// fbindct_8bit
module fbindct_8bit #(
  parameter IN_WIDTH = 8,                                  
  parameter INT_BITS = 6,                                  
  parameter FRAC_BITS = 6,                                 
  parameter INTER_WIDTH = IN_WIDTH + INT_BITS + FRAC_BITS, 
  parameter OUT_WIDTH = 20                                 
)(
  input                                        clk,
  input                                        rst,
  input signed [8*IN_WIDTH-1:0]                x_in,         
  input                                        ready_in,     
  input                                        load,         
  output                                       valid_out,    
  output signed [8*OUT_WIDTH-1:0]              y_out         
);
clock: 3.67 ns
lec_check: 0
abc_area: 1
cap_margin: 30
cell_pad_in_sites_detail_placement: 0
core_margin: 4
core_utilization: 68
cts_cluster_size: 78
hold_slack_margin: 0.02
max_routing_layer: met5
place_density: 0.62
setup_slack_margin: -0.26
slew_margin: 20
run.sh (not shown) runs the stock make flow with config.mk's settings and CLKGATE_MAP_FILE=.
The baseline finished with negative setup slack left.
==> next run, changes <==
- CORE_MARGIN: 4 -> 2
- SETUP_SLACK_MARGIN: -0.26 -> 1.22
- clock period: 3.67 -> 4.71 ns (I/O delays scaled with it)
Outcome: The new run finished but failed the layout checks on negative setup slack. Cell count decreases by 4.7%. Clock-buffer cell count decreases by 5. Power decreases by 22%. Clock power decreases by 14%. Wire length decreases by 3.0%. Global-route usage increases by 0.25 points. Die size decreases by 3.6%. Combinational power decreases by 23%.
==> next run, changes <==
- ABC_AREA: 1 -> 0
- CAP_MARGIN: 30 -> 0
- CORE_MARGIN: 2 -> 4
- CORE_UTILIZATION: 68 -> 72
- CTS_CLUSTER_SIZE: 78 -> 21
- PLACE_DENSITY: 0.62 -> not set
- SETUP_SLACK_MARGIN: 1.22 -> 0.66
- clock period: 4.71 -> 6.46 ns (I/O delays scaled with it)
This time the run finished clean.
Flip-flop count is unchanged.
Hold slack is worse by 8.1 ps.
Area after synthesis is lower by 6.0%.

========
The RTL this note starts from:
==> flow/design.v <==
`timescale 1ns / 1ps
module fbindct_8bit #(
  parameter IN_WIDTH = 8,                                  
  parameter INT_BITS = 6,                                  
  parameter FRAC_BITS = 6,                                 
  parameter INTER_WIDTH = IN_WIDTH + INT_BITS + FRAC_BITS, 
  parameter OUT_WIDTH = 20                                 
)(
  input                                        clk,
  input                                        rst,
  input signed [8*IN_WIDTH-1:0]                x_in,         
  input                                        ready_in,     
  input                                        load,         
  output                                       valid_out,    
  output signed [8*OUT_WIDTH-1:0]              y_out         
);
parameter [1:0] IDLE = 2'b00;
parameter [1:0] WAIT = 2'b01;
parameter [1:0] SEND = 2'b10;
reg [1:0] state;
parameter [1:0] STAGE1 = 2'b00;
parameter [1:0] STAGE2 = 2'b01;
parameter [1:0] STAGE3 = 2'b10;
parameter [1:0] STAGE4 = 2'b11;
reg [1:0] stage;
reg signed [IN_WIDTH-1:0] x_reg_0, x_reg_1, x_reg_2, x_reg_3, x_reg_4, x_reg_5, x_reg_6, x_reg_7;
reg done;
assign valid_out = done;
always @(posedge clk) begin : state_machine
  if (rst) begin
    state <= IDLE;
    stage <= STAGE1;
    done <= 1'b0;
    x_reg_0 <= 0;
    x_reg_1 <= 0;
    x_reg_2 <= 0;
    x_reg_3 <= 0;
    x_reg_4 <= 0;
    x_reg_5 <= 0;
    x_reg_6 <= 0;
    x_reg_7 <= 0;
  end else begin
    case (state)
      IDLE: begin
        if(load) begin
          x_reg_0 <= x_in[1*IN_WIDTH-1:0*IN_WIDTH];
          x_reg_1 <= x_in[2*IN_WIDTH-1:1*IN_WIDTH];
          x_reg_2 <= x_in[3*IN_WIDTH-1:2*IN_WIDTH];
          x_reg_3 <= x_in[4*IN_WIDTH-1:3*IN_WIDTH];
          x_reg_4 <= x_in[5*IN_WIDTH-1:4*IN_WIDTH];
          x_reg_5 <= x_in[6*IN_WIDTH-1:5*IN_WIDTH];
          x_reg_6 <= x_in[7*IN_WIDTH-1:6*IN_WIDTH];
          x_reg_7 <= x_in[8*IN_WIDTH-1:7*IN_WIDTH];
          state <= WAIT;
        end
      end
      WAIT: begin
        case (stage)
          STAGE1: begin 
            stage <= STAGE2;
            done <= 1'b0;
          end
          STAGE2: stage <= STAGE3;
          STAGE3: stage <= STAGE4;
          STAGE4: begin 
            state <= SEND;
            stage <= STAGE1;
            done <= 1'b1;
          end
          default : begin 
            stage <= STAGE1;
          end
        endcase
      end
      SEND: begin
        if(ready_in) begin
          state <= IDLE;
          done <= 1'b0;
        end
      end
      default: state <= IDLE;
    endcase
  end
end
reg signed [INTER_WIDTH-1:0] a_reg_0, a_reg_1, a_reg_2, a_reg_3, a_reg_4, a_reg_5, a_reg_6, a_reg_7;
wire signed [INTER_WIDTH-1:0] a_wire_0, a_wire_1, a_wire_2, a_wire_3, a_wire_4, a_wire_5, a_wire_6, a_wire_7;
assign a_wire_0 = (x_reg_0 + x_reg_7) << FRAC_BITS;
assign a_wire_1 = (x_reg_1 + x_reg_6) << FRAC_BITS;
assign a_wire_2 = (x_reg_2 + x_reg_5) << FRAC_BITS;
assign a_wire_3 = (x_reg_3 + x_reg_4) << FRAC_BITS;
assign a_wire_4 = (x_reg_3 - x_reg_4) << FRAC_BITS;
assign a_wire_5 = (x_reg_2 - x_reg_5) << FRAC_BITS;
assign a_wire_6 = (x_reg_1 - x_reg_6) << FRAC_BITS;
assign a_wire_7 = (x_reg_0 - x_reg_7) << FRAC_BITS;
always @(posedge clk) begin : stage1
  if(rst) begin
    a_reg_0 <= 0;
    a_reg_1 <= 0;
    a_reg_2 <= 0;
    a_reg_3 <= 0;
    a_reg_4 <= 0;
    a_reg_5 <= 0;
    a_reg_6 <= 0;
    a_reg_7 <= 0;
  end else if(stage == STAGE1) begin
    a_reg_0 <= a_wire_0;
    a_reg_1 <= a_wire_1;
    a_reg_2 <= a_wire_2;
    a_reg_3 <= a_wire_3;
    a_reg_4 <= a_wire_4;
    a_reg_5 <= a_wire_5;
    a_reg_6 <= a_wire_6;
    a_reg_7 <= a_wire_7;
  end
end
reg signed [INTER_WIDTH-1:0] b_reg_0, b_reg_1;
wire signed [INTER_WIDTH-1:0] b_wire_0, b_wire_1;
assign b_wire_0 = (a_reg_5>>>2) + (a_reg_5>>>3) + a_reg_6;             
assign b_wire_1 = (b_wire_0>>>1) + (b_wire_0>>>3) - a_reg_5;           
always @(posedge clk) begin : stage2
  if(rst) begin
    b_reg_0 <= 0;
    b_reg_1 <= 0;
  end else if(stage == STAGE2) begin
    b_reg_0 <= b_wire_0;
    b_reg_1 <= b_wire_1;
  end
end
reg signed [INTER_WIDTH-1:0] c_reg_0, c_reg_1, c_reg_2, c_reg_3, c_reg_4, c_reg_5, c_reg_6, c_reg_7;
wire signed [INTER_WIDTH-1:0] c_wire_0, c_wire_1, c_wire_2, c_wire_3, c_wire_4, c_wire_5, c_wire_6, c_wire_7;
assign c_wire_0 = a_reg_0 + a_reg_3;
assign c_wire_1 = a_reg_2 + a_reg_1;
assign c_wire_2 = a_reg_1 - a_reg_2;
assign c_wire_3 = a_reg_0 - a_reg_3;
assign c_wire_4 = a_reg_4 + b_reg_1;
assign c_wire_5 = a_reg_4 - b_reg_1;
assign c_wire_6 = a_reg_7 - b_reg_0;
assign c_wire_7 = b_reg_0 + a_reg_7;
always @(posedge clk) begin : stage3 
  if(rst) begin
    c_reg_0 <= 0;
    c_reg_1 <= 0;
    c_reg_2 <= 0;
    c_reg_3 <= 0;
    c_reg_4 <= 0;
    c_reg_5 <= 0;
    c_reg_6 <= 0;
    c_reg_7 <= 0;
  end else if(stage == STAGE3) begin
    c_reg_0 <= c_wire_0;
    c_reg_1 <= c_wire_1;
    c_reg_2 <= c_wire_2;
    c_reg_3 <= c_wire_3;
    c_reg_4 <= c_wire_4;
    c_reg_5 <= c_wire_5;
    c_reg_6 <= c_wire_6;
    c_reg_7 <= c_wire_7;
  end
end
reg signed [INTER_WIDTH-1:0] d_reg_0, d_reg_1, d_reg_2, d_reg_3, d_reg_4, d_reg_5, d_reg_6;
wire signed [INTER_WIDTH-1:0] d_wire_0, d_wire_1, d_wire_2, d_wire_3, d_wire_4, d_wire_5, d_wire_6;
assign d_wire_0 = c_reg_0 + c_reg_1;                                          
assign d_wire_1 = (d_wire_0>>>1) - c_reg_1;                                   
assign d_wire_2 = c_reg_2 - ((c_reg_3>>>2) + (c_reg_3>>>3));                 
assign d_wire_3 = c_reg_3 + (d_wire_2>>>2) + (d_wire_2>>>3);                 
assign d_wire_4 = c_reg_4 - (c_reg_7>>>3);                                    
assign d_wire_5 = c_reg_5 + (c_reg_6>>>1) + (c_reg_6>>>2) + (c_reg_6>>>3);  
assign d_wire_6 = c_reg_6 - (d_wire_5>>>1);                                   
always @(posedge clk) begin : stage4 
  if(rst) begin
    d_reg_0 <= 0;
    d_reg_1 <= 0;
    d_reg_2 <= 0;
    d_reg_3 <= 0;
    d_reg_4 <= 0;
    d_reg_5 <= 0;
    d_reg_6 <= 0;
  end else if(stage == STAGE4) begin
    d_reg_0 <= d_wire_0;
    d_reg_1 <= d_wire_1;
    d_reg_2 <= d_wire_2;
    d_reg_3 <= d_wire_3;
    d_reg_4 <= d_wire_4;
    d_reg_5 <= d_wire_5;
    d_reg_6 <= d_wire_6;
  end
end
reg [INTER_WIDTH-1:0] c_reg7_delay;
always @(posedge clk) begin : delay_c_reg
  if (rst) begin
    c_reg7_delay <= 1'b0;
  end else begin
    c_reg7_delay <= c_reg_7;
  end
end
assign y_out[1*OUT_WIDTH-1:0*OUT_WIDTH] = d_reg_0;
assign y_out[2*OUT_WIDTH-1:1*OUT_WIDTH] = c_reg7_delay;
assign y_out[3*OUT_WIDTH-1:2*OUT_WIDTH] = d_reg_3;
assign y_out[4*OUT_WIDTH-1:3*OUT_WIDTH] = d_reg_6;
assign y_out[5*OUT_WIDTH-1:4*OUT_WIDTH] = d_reg_1;
assign y_out[6*OUT_WIDTH-1:5*OUT_WIDTH] = d_reg_5;
assign y_out[7*OUT_WIDTH-1:6*OUT_WIDTH] = d_reg_2;
assign y_out[8*OUT_WIDTH-1:7*OUT_WIDTH] = d_reg_4;
endmodule
make LEC_CHECK=0 CAP_MARGIN=15 CORE_MARGIN=2 CORE_UTILIZATION=61 CTS_CLUSTER_SIZE=65 MAX_ROUTING_LAYER=met4 SETUP_SLACK_MARGIN=0.61 SLEW_MARGIN=20 finish   # period 4.83 ns
The starting point ran to the end with violations: negative setup slack.
Then changed:
- CAP_MARGIN: 15 -> 20
- CORE_UTILIZATION: 61 -> 40
- CTS_CLUSTER_SIZE: 65 -> not set
- SETUP_SLACK_MARGIN: 0.61 -> not set
- TNS_END_PERCENT: not set -> 85
- clock period: 4.83 -> 10.0 ns (I/O delays scaled with it)
The new run finished with timing, DRC and antenna clean.
Clock power is lower by 48%.
Total power is lower by 62%.
Core utilization decreases by 29 points.
Design area falls by 6.0%.
Worst setup slack is better by 4.4 ns.
Cell count climbs by 3.7%.
Combinational power is lower by 70%.
Global-route usage went down by 13 points.
Then changed:
- CORE_UTILIZATION: 40 -> 58
- MAX_ROUTING_LAYER: met4 -> not set
- TNS_END_PERCENT: 85 -> not set
- clock period: 10.0 -> 6.09 ns (I/O delays scaled with it)
What happened: Flip-flop count does not change. Count of clock-buffer cells in the layout drops by 5. Die area went down by a quarter to a third. Fmax increases by a few percent. Design area drops slightly. Sequential power went up by well over a third. Total power went up by well over a third. Final cell count falls by a few percent. Sequential share of layout area goes up by 0.27 points. Utilization rose by 21 points. Wire length rose by a few percent.
Power figures rest on the tool's default switching activity, not on a simulated workload.
